==> sierra: inputs <==
==> flow/design.v <==
`timescale 1ns / 1ps
module OV7670_MemController (
    input  logic        clk,
    input  logic        reset,
    input  logic        href,
    input  logic        vsync,
    input  logic [ 7:0] ov7670_data,
    output logic        we,
    output logic [16:0] wAddr,
    output logic [15:0] wData,
    output logic        camera_dp_en,
    output logic        v_finish_camera,
    output logic [ 9:0] x_pixel_camera,
    output logic [ 9:0] y_pixel_camera
);
    logic [15:0] pixel_data;
    logic [ 9:0] h_counter;   
    logic [ 9:0] v_counter;   
    assign wAddr = v_counter * 320 + h_counter[9:1];
    assign wData = pixel_data;
    assign x_pixel_camera = h_counter / 2;
    assign y_pixel_camera = v_counter;
    assign camera_dp_en = ((x_pixel_camera < 320) && (y_pixel_camera < 240));
    always_ff @(posedge clk, posedge reset) begin
        if (reset) begin
            h_counter  <= 0;
            pixel_data <= 0;
            we         <= 1'b0;
        end else begin
            if (href) begin
                h_counter <= h_counter + 1;
                if (h_counter[0] == 0) begin
                    pixel_data[15:8] <= ov7670_data;
                    we               <= 1'b0;
                end else begin
                    pixel_data[7:0] <= ov7670_data;
                    we              <= 1'b1;
                end
            end else begin
                h_counter <= 0;
                we        <= 1'b0;
            end
        end
    end
    always_ff @(posedge clk, posedge reset) begin
        if (reset) begin
            v_counter <= 0;
        end else begin
            if (vsync) begin
                v_counter <= 0;
            end else begin
                if (h_counter == (320 * 2 - 1)) begin
                    v_counter <= v_counter + 1;
                end
            end
        end
    end
    logic v_sync_flag;
    always_ff @(posedge clk or posedge reset) begin
        if (reset) begin
            v_sync_flag <= 0;
            v_finish_camera <= 0;
        end else if (vsync) begin
            if (!v_sync_flag) begin
                v_sync_flag <= 1;
                v_finish_camera <= 1;
            end else begin
                v_finish_camera <= 0;
            end
        end else begin
            v_sync_flag <= 0;
            v_finish_camera <= 0;
        end
    end
endmodule
module negedge_detect (
    input  logic clk,
    input  logic reset,
    input  logic x,
    output logic o_tick
);
    logic tmp_reg;
    always_ff @(posedge clk or posedge reset) begin
        if (reset) begin
            tmp_reg <= 0;
        end else begin
            tmp_reg <= x;
        end
    end
    assign o_tick = (~x) & tmp_reg;
endmodule
`timescale 1ns / 1ps
module rgb_to_hsv (
    input  logic [4:0] r_data,
    input  logic [5:0] g_data,
    input  logic [4:0] b_data,
    output logic [1:0] r_g_decision,     
    output logic [7:0] s_data,
    output logic [7:0] v_data
);
    localparam GREEN_R_MAX_THRESHOLD = 120;
    localparam GREEN_G_MIN_THRESHOLD = 180;
    localparam GREEN_B_MAX_THRESHOLD = 120;
    localparam RED_R_MIN_THRESHOLD = 190;
    localparam RED_G_MAX_THRESHOLD = 100;
    localparam RED_B_MAX_THRESHOLD = 100;
    logic [7:0] r_8b;
    logic [7:0] g_8b;
    logic [7:0] b_8b;
    logic [7:0] max_val;
    logic [7:0] min_val;
    assign r_8b = {r_data, r_data[4:2]};
    assign g_8b = {g_data, g_data[5:4]};
    assign b_8b = {b_data, b_data[4:2]};
    always_comb begin
        if ((g_8b >= GREEN_G_MIN_THRESHOLD) && (r_8b <= GREEN_R_MAX_THRESHOLD) && (b_8b <= GREEN_B_MAX_THRESHOLD)) begin
            r_g_decision = 1;
        end
        else if ((r_8b >= RED_R_MIN_THRESHOLD) && (g_8b <= RED_G_MAX_THRESHOLD) && (b_8b <= RED_B_MAX_THRESHOLD)) begin
            r_g_decision = 0;
        end else begin
            r_g_decision = 2;
        end
    end
    find_max_val U_MAX_VAL (
        .x1 (r_8b),
        .x2 (g_8b),
        .x3 (b_8b),
        .max(max_val)
    );
    find_min_val U_MIN_VAL (
        .x1 (r_8b),
        .x2 (g_8b),
        .x3 (b_8b),
        .min(min_val)
    );
    assign v_data = max_val;
    always_comb begin
        if (!max_val) begin
            s_data = 0;
        end else begin
            s_data = ((max_val - min_val) * 255) / max_val;
        end
    end
endmodule
module find_max_val (
    input  logic [7:0] x1,
    input  logic [7:0] x2,
    input  logic [7:0] x3,
    output logic [7:0] max
);
    logic [7:0] temp_max;
    assign temp_max = (x1 > x2) ? x1 : x2;
    assign max = (temp_max > x3) ? temp_max : x3;
endmodule
module find_min_val (
    input  logic [7:0] x1,
    input  logic [7:0] x2,
    input  logic [7:0] x3,
    output logic [7:0] min
);
    logic [7:0] temp_min;
    assign temp_min = (x1 < x2) ? x1 : x2;
    assign min = (temp_min < x3) ? temp_min : x3;
endmodule
`timescale 1ns / 1ps
module Label_Gen (
    input  logic [7:0] s_data,
    input  logic [7:0] v_data,
    input  logic [1:0] r_g_decision,
    output logic [2:0] label_data
);
    localparam ROAD = 0;
    localparam WALK_ROAD = 1;
    localparam BACKGROUND = 2;
    localparam CAR = 3;
    localparam HUMAN = 4;
    localparam ROAD_V_THRESHOLD = 38;
    localparam ROAD_S_THRESHOLD = 77;
    localparam WALK_V_THRESHOLD = 179;
    localparam WALK_S_THRESHOLD = 51;
    always_comb begin
        if (r_g_decision == 0) begin
            label_data = CAR;
        end 
        else if (r_g_decision == 1) begin
            label_data = HUMAN;
        end 
        else if ((v_data >= WALK_V_THRESHOLD) && (s_data <= WALK_S_THRESHOLD)) begin
            label_data = WALK_ROAD;
        end
        else if((v_data <= ROAD_V_THRESHOLD) && (s_data <= ROAD_S_THRESHOLD)) begin
            label_data = ROAD;
        end 
        else begin
            label_data = BACKGROUND;
        end
    end
endmodule
`timescale 1ns / 1ps
module cam_pixel_labeler (
    input  logic        clk,
    input  logic        reset,
    input  logic        href,
    input  logic        vsync,
    input  logic [ 7:0] ov7670_data,
    output logic        we,
    output logic [16:0] wAddr,
    output logic [ 2:0] label_data,
    output logic        camera_dp_en,
    output logic        v_finish_camera,
    output logic [ 9:0] x_pixel_camera,
    output logic [ 9:0] y_pixel_camera
);
    logic [15:0] ov7670_wData;
    logic [ 1:0] r_g_decision;
    logic [ 7:0] s_data;
    logic [ 7:0] v_data;
    OV7670_MemController U_OV7670_MemController (
        .clk            (clk),
        .reset          (reset),
        .href           (href),
        .vsync          (vsync),
        .ov7670_data    (ov7670_data),
        .we             (we),
        .wAddr          (wAddr),
        .wData          (ov7670_wData),
        .camera_dp_en   (camera_dp_en),
        .v_finish_camera(v_finish_camera),
        .x_pixel_camera (x_pixel_camera),
        .y_pixel_camera (y_pixel_camera)
    );
    rgb_to_hsv U_rgb_to_hsv (
        .r_data      (ov7670_wData[15:11]),
        .g_data      (ov7670_wData[10:5]),
        .b_data      (ov7670_wData[4:0]),
        .s_data      (s_data),
        .v_data      (v_data),
        .r_g_decision(r_g_decision)
    );
    Label_Gen U_Label_Gen (
        .r_g_decision(r_g_decision),
        .s_data      (s_data),
        .v_data      (v_data),
        .label_data  (label_data)
    );
endmodule
==> flow/run.sh <==
#!/bin/bash
# the make line also repeats each setting of config.mk as NAME=value (left out here)
make -C /OpenROAD-flow-scripts/flow DESIGN_CONFIG=/design/flow/config.mk WORK_HOME=/design/flow/orfs CLKGATE_MAP_FILE= finish
==> flow/config.mk <==
export PLATFORM = sky130hd
export DESIGN_NAME = cam_pixel_labeler
export DESIGN_NICKNAME = cam_pixel_labeler
export VERILOG_FILES = /design/flow/design.v
export SDC_FILE = /design/flow/constraint.sdc
export NUM_CORES = 4
export LEC_CHECK = 0
export CAP_MARGIN = 30
export CELL_PAD_IN_SITES_DETAIL_PLACEMENT = 2
export CORE_MARGIN = 3
export CORE_UTILIZATION = 65
export CTS_CLUSTER_SIZE = 55
export GPL_TIMING_DRIVEN = 1
export PLACE_DENSITY = 0.77
export SLEW_MARGIN = 5
export TNS_END_PERCENT = 95
==> flow/constraint.sdc <==
create_clock -name core_clock -period 130.0 [get_ports {clk}]
set_input_delay 26.0000 -clock core_clock [delete_from_list [all_inputs] [get_ports {clk}]]
set_output_delay 26.0000 -clock core_clock [all_outputs]
set_load 0.01 [all_outputs]
==> violet (differences from sierra) <==
CAP_MARGIN = 20   (was 30)
CELL_PAD_IN_SITES_DETAIL_PLACEMENT = not set   (was 2)
CORE_MARGIN = 2   (was 3)
CORE_UTILIZATION = 66   (was 65)
CTS_CLUSTER_SIZE = not set   (was 55)
GPL_TIMING_DRIVEN = not set   (was 1)
MAX_ROUTING_LAYER = met4   (was not set)
PLACE_DENSITY = not set   (was 0.77)
SLEW_MARGIN = 20   (was 5)
TNS_END_PERCENT = not set   (was 95)
==> flow/constraint.sdc (replaced) <==
create_clock -name core_clock -period 99.6 [get_ports {clk}]
set_input_delay 19.9200 -clock core_clock [delete_from_list [all_inputs] [get_ports {clk}]]
set_output_delay 19.9200 -clock core_clock [all_outputs]
set_load 0.01 [all_outputs]
==> zinc (differences from sierra) <==
CAP_MARGIN = 20   (was 30)
CELL_PAD_IN_SITES_DETAIL_PLACEMENT = not set   (was 2)
CORE_MARGIN = 2   (was 3)
CORE_UTILIZATION = 66   (was 65)
CTS_CLUSTER_SIZE = not set   (was 55)
GPL_TIMING_DRIVEN = not set   (was 1)
PLACE_DENSITY = not set   (was 0.77)
SLEW_MARGIN = 20   (was 5)
TNS_END_PERCENT = not set   (was 95)
==> flow/constraint.sdc (replaced) <==
create_clock -name core_clock -period 106.0 [get_ports {clk}]
set_input_delay 21.2000 -clock core_clock [delete_from_list [all_inputs] [get_ports {clk}]]
set_output_delay 21.2000 -clock core_clock [all_outputs]
set_load 0.01 [all_outputs]
==> comparison table <==
metric                                                               zinc                  sierra                      violet
Multi-input gates                                                    2896                       -                        2897
Cell type taking the most area                                logic gates                       -                 logic gates
Critical path destination                                   label_data[1]                       -               label_data[1]
Placed inst area                                               25800 um^2                       -                  26800 um^2
Plain + repair buffers                                                405                       -                         583
Maximum clock path buffer count                                         2                       -                           2
Arrival @ worst endpoint                                         86.73 ns                       -                    84.35 ns
Worst hold slack                                                 0.412 ns                       -                    0.405 ns
Outcome                                        complete, but fails checks  stopped before the end  complete, but fails checks
Stage where the flow stopped                                            -      detailed placement                           -
Violated checks                                              setup timing                       -                setup timing
FF-to-FF setup slack                                            103.59 ns                       -                    97.37 ns
Number of hold violations in the final report                           0                       -                           0
Detail Route Antenna Nets                                               0                       -                           0


==> exp/fjord: inputs <==
// cam_pixel_labeler: RTL as listed in full above, without the edits since
Settings: LEC_CHECK=0, CAP_MARGIN=30, CORE_MARGIN=2, CORE_UTILIZATION=69, CTS_CLUSTER_DIAMETER=229, CTS_CLUSTER_SIZE=33, GPL_TIMING_DRIVEN=1, MAX_ROUTING_LAYER=met4, SETUP_SLACK_MARGIN=5.0, SLEW_MARGIN=25, TNS_END_PERCENT=95; clock period 102.0 ns.
run.sh (not shown) runs the stock make flow with config.mk's settings and CLKGATE_MAP_FILE=.
==> exp/lagoon: changes against exp/fjord <==
Settings changed: CAP_MARGIN 30 to 20, CORE_UTILIZATION 69 to 40, CTS_CLUSTER_DIAMETER 229 to default, CTS_CLUSTER_SIZE 33 to default, GPL_TIMING_DRIVEN 1 to default, MAX_ROUTING_LAYER met4 to default, SETUP_SLACK_MARGIN 5.0 to default, SLEW_MARGIN 25 to 20, TNS_END_PERCENT 95 to default.
==> flow/constraint.sdc (replaced) <==
create_clock -name core_clock -period 150.0 [get_ports {clk}]
set_input_delay 30.0000 -clock core_clock [delete_from_list [all_inputs] [get_ports {clk}]]
set_output_delay 30.0000 -clock core_clock [all_outputs]
set_load 0.01 [all_outputs]
==> exp/pepper: changes against exp/fjord <==
Settings changed: ABC_AREA from default to 1, CAP_MARGIN 30 to 20, CORE_UTILIZATION 69 to 60, CTS_CLUSTER_DIAMETER 229 to 92, CTS_CLUSTER_SIZE 33 to default, GPL_TIMING_DRIVEN 1 to default, MAX_ROUTING_LAYER met4 to default, SETUP_SLACK_MARGIN 5.0 to default, SLEW_MARGIN 25 to 20, TNS_END_PERCENT 95 to default.
==> flow/constraint.sdc (replaced) <==
create_clock -name core_clock -period 86.2 [get_ports {clk}]
set_input_delay 17.2400 -clock core_clock [delete_from_list [all_inputs] [get_ports {clk}]]
set_output_delay 17.2400 -clock core_clock [all_outputs]
set_load 0.01 [all_outputs]
==> exp/amber: changes against exp/fjord <==
Settings changed: CORE_UTILIZATION 69 to 68, CTS_CLUSTER_DIAMETER 229 to 230, CTS_CLUSTER_SIZE 33 to 34, MAX_ROUTING_LAYER met4 to default, PLACE_DENSITY from default to 0.77.
==> flow/constraint.sdc (replaced) <==
create_clock -name core_clock -period 75.7 [get_ports {clk}]
set_input_delay 15.1400 -clock core_clock [delete_from_list [all_inputs] [get_ports {clk}]]
set_output_delay 15.1400 -clock core_clock [all_outputs]
set_load 0.01 [all_outputs]
==> qor summary <==
|  | exp/pepper | exp/lagoon | exp/amber | exp/fjord |
|---|---|---|---|---|
| XOR Share, Synth | 0.07699 | 0.07876 | 0.07876 | 0.07876 |
| Combinational gate count | 3760 | 2894 | - | - |
| Sum of net half-perimeters after detailed placement | 60.53 mm | 55.33 mm | - | 59.85 mm |
| Sum Neg Setup Slack | 0 ps | 0 ps | - | - |
| Number of hold violations in the final report | 0 | 0 | - | - |
| CP most frequent cell | sky130_fd_sc_hd__nand2_1 | sky130_fd_sc_hd__o21a_1 | - | - |
| Final sequential cell count | 39 | 39 | - | - |
| Worst slew slack as a fraction of its limit | 0.4298 | 0.3359 | - | - |
| Non-clock inverters | 732 | 156 | - | - |
| Terminus of the critical flop-to-flop path | U_OV7670_MemController.v_counter[9] | U_OV7670_MemController.v_counter[7] | - | - |
| Depth of the CTS H-tree | 2 | 2 | - | 2 |
| Worst Setup SP | U_OV7670_MemController.pixel_data[10] | U_OV7670_MemController.pixel_data[10] | - | - |
| Reg2Reg Depth | 15 | 7 | - | - |
| Signal arrival time at the worst endpoint | 63730 ps | 99080 ps | - | - |
| Placement-stage cell area | 0.02793 mm² | 0.02498 mm² | - | 0.02641 mm² |
| Number of max-slew violations in the final report | 0 | 0 | - | - |
| Final standard cell count with taps included and fillers excluded | 5358 | 3944 | - | - |
| Final critical-path setup slack | 5225 ps | 20920 ps | - | - |
| Biggest fanout along the worst timing path | 25 | 33 | - | - |
| Hold Path Sink | U_OV7670_MemController.v_finish_camera | U_OV7670_MemController.v_finish_camera | - | - |
| Outcome | finished clean | finished clean | aborted with a tool error | aborted with a tool error |
| Failing step | - | - | detailed placement (3_5_place_dp) | global routing (5_1_grt) |
| Die Footprint | 0.04607 mm² | 0.06194 mm² | 0.03679 mm² | 0.03627 mm² |
| WL met2 | 36.03 mm | 31.75 mm | - | - |
| Slowest-stage cell, CP | sky130_fd_sc_hd__or4_2 | sky130_fd_sc_hd__and3_1 | - | - |
| Routed met1 length | 36.08 mm | 32.50 mm | - | - |


==> inputs of job 2689 <==
// cam_pixel_labeler: RTL as listed in full above, without the edits since
make LEC_CHECK=0 CAP_MARGIN=20 CORE_ASPECT_RATIO=0.72 CORE_MARGIN=2 CORE_UTILIZATION=72 CTS_CLUSTER_DIAMETER=233 CTS_CLUSTER_SIZE=31 HOLD_SLACK_MARGIN=-0.09 MAX_ROUTING_LAYER=met4 SLEW_MARGIN=20 finish   # period 100.0 ns
==> job 5052: changes against job 2689 <==
==> flow/config.mk (replaced) <==
export PLATFORM = sky130hd
export DESIGN_NAME = cam_pixel_labeler
export DESIGN_NICKNAME = cam_pixel_labeler
export VERILOG_FILES = /design/flow/design.v
export SDC_FILE = /design/flow/constraint.sdc
export NUM_CORES = 4
export LEC_CHECK = 0
export CAP_MARGIN = 20
export CORE_MARGIN = 2
export CORE_UTILIZATION = 57
export SLEW_MARGIN = 20
==> flow/constraint.sdc (replaced) <==
create_clock -name core_clock -period 86.2 [get_ports {clk}]
set_input_delay 17.2400 -clock core_clock [delete_from_list [all_inputs] [get_ports {clk}]]
set_output_delay 17.2400 -clock core_clock [all_outputs]
set_load 0.01 [all_outputs]
==> notes.md <==
Physical implementation

The run stopped with a tool error. The flow stopped in global routing (5_1_grt). The tool reported: "[ERROR GRT-0232] Routing congestion too high. Check the congestion heatmap in the GUI". In this run the horizontal extent of the chip is 209.1 um. The global routing usage on met1 is 88.51%. The worst-case setup slack after placement is -10.11 ns. The floorplan step set the die height to 209.1 um. The post-detailed-placement cell area is 0.03534 mm2. The number of cells in the design after placement is around 5.0k. The post-CTS setup repair buffer count is ~200. The XOR/XNOR share of the synthesized area is about 7.9%. After clock tree synthesis, the repair step resized roughly 120 gates. RePlAce ended its routability-driven mode at a weighted congestion of between 1 and 1.5. For this configuration, the core starts out at a cell density of around 57%. The number of enable flip-flop cells is 0.

The top-level I/O count is approximately 55. The final HPWL from detailed placement is 75.14 mm. For reference, the placement row count at floorplan is around 75.

The placeable core region is ~0.042 mm2. The worst-case clock buffer depth is 2. The chip area is approximately 0.044 mm2. For met3 alone, demand over resource in global routing was about four fifths.
-- figures above: job 5052

==> notes.md <==
Physical implementation

Summing the areas of all xor and xnor instances in the mapped netlist gives ~7.9% of the synthesized area. Measured along the y axis, the die boundary spans 158.9 um. The post-CTS setup repair buffer count is around 110. The worst-case setup slack after placement is -3.990 ns. Including well taps, the total number of placed cells is 3,750. Looking at the clock tree report, the maximum root-to-sink buffer count equals 2.

The flow did not finish. Per the run summary, the flow got no further than global routing (5_1_grt). Pin placement for this block handled roughly 55 I/O pins. The initial utilization of the core area, before any placement, comes to between 70 and 80%. The share of async-settable or async-resettable flops after synthesis is roughly 100%. Per the OpenROAD floorplan log, the area of the core is around 0.033 mm2. The number of standard cells reported by yosys is 3,185. The clock tree root buffer cell is clkbuf_16.

In this run, post-CTS repair resized a total of 96 instances. The floorplan has roughly 56 rows. The horizontal die dimension is roughly 220 um. The post-detailed-placement cell area is between 0.02 and 0.03 mm2. The chip occupies about 0.035 mm2.

Counting flops with a built-in enable in the synthesized netlist gives 0. The post-cts hold buffer count is 0.
-- figures above: job 2689

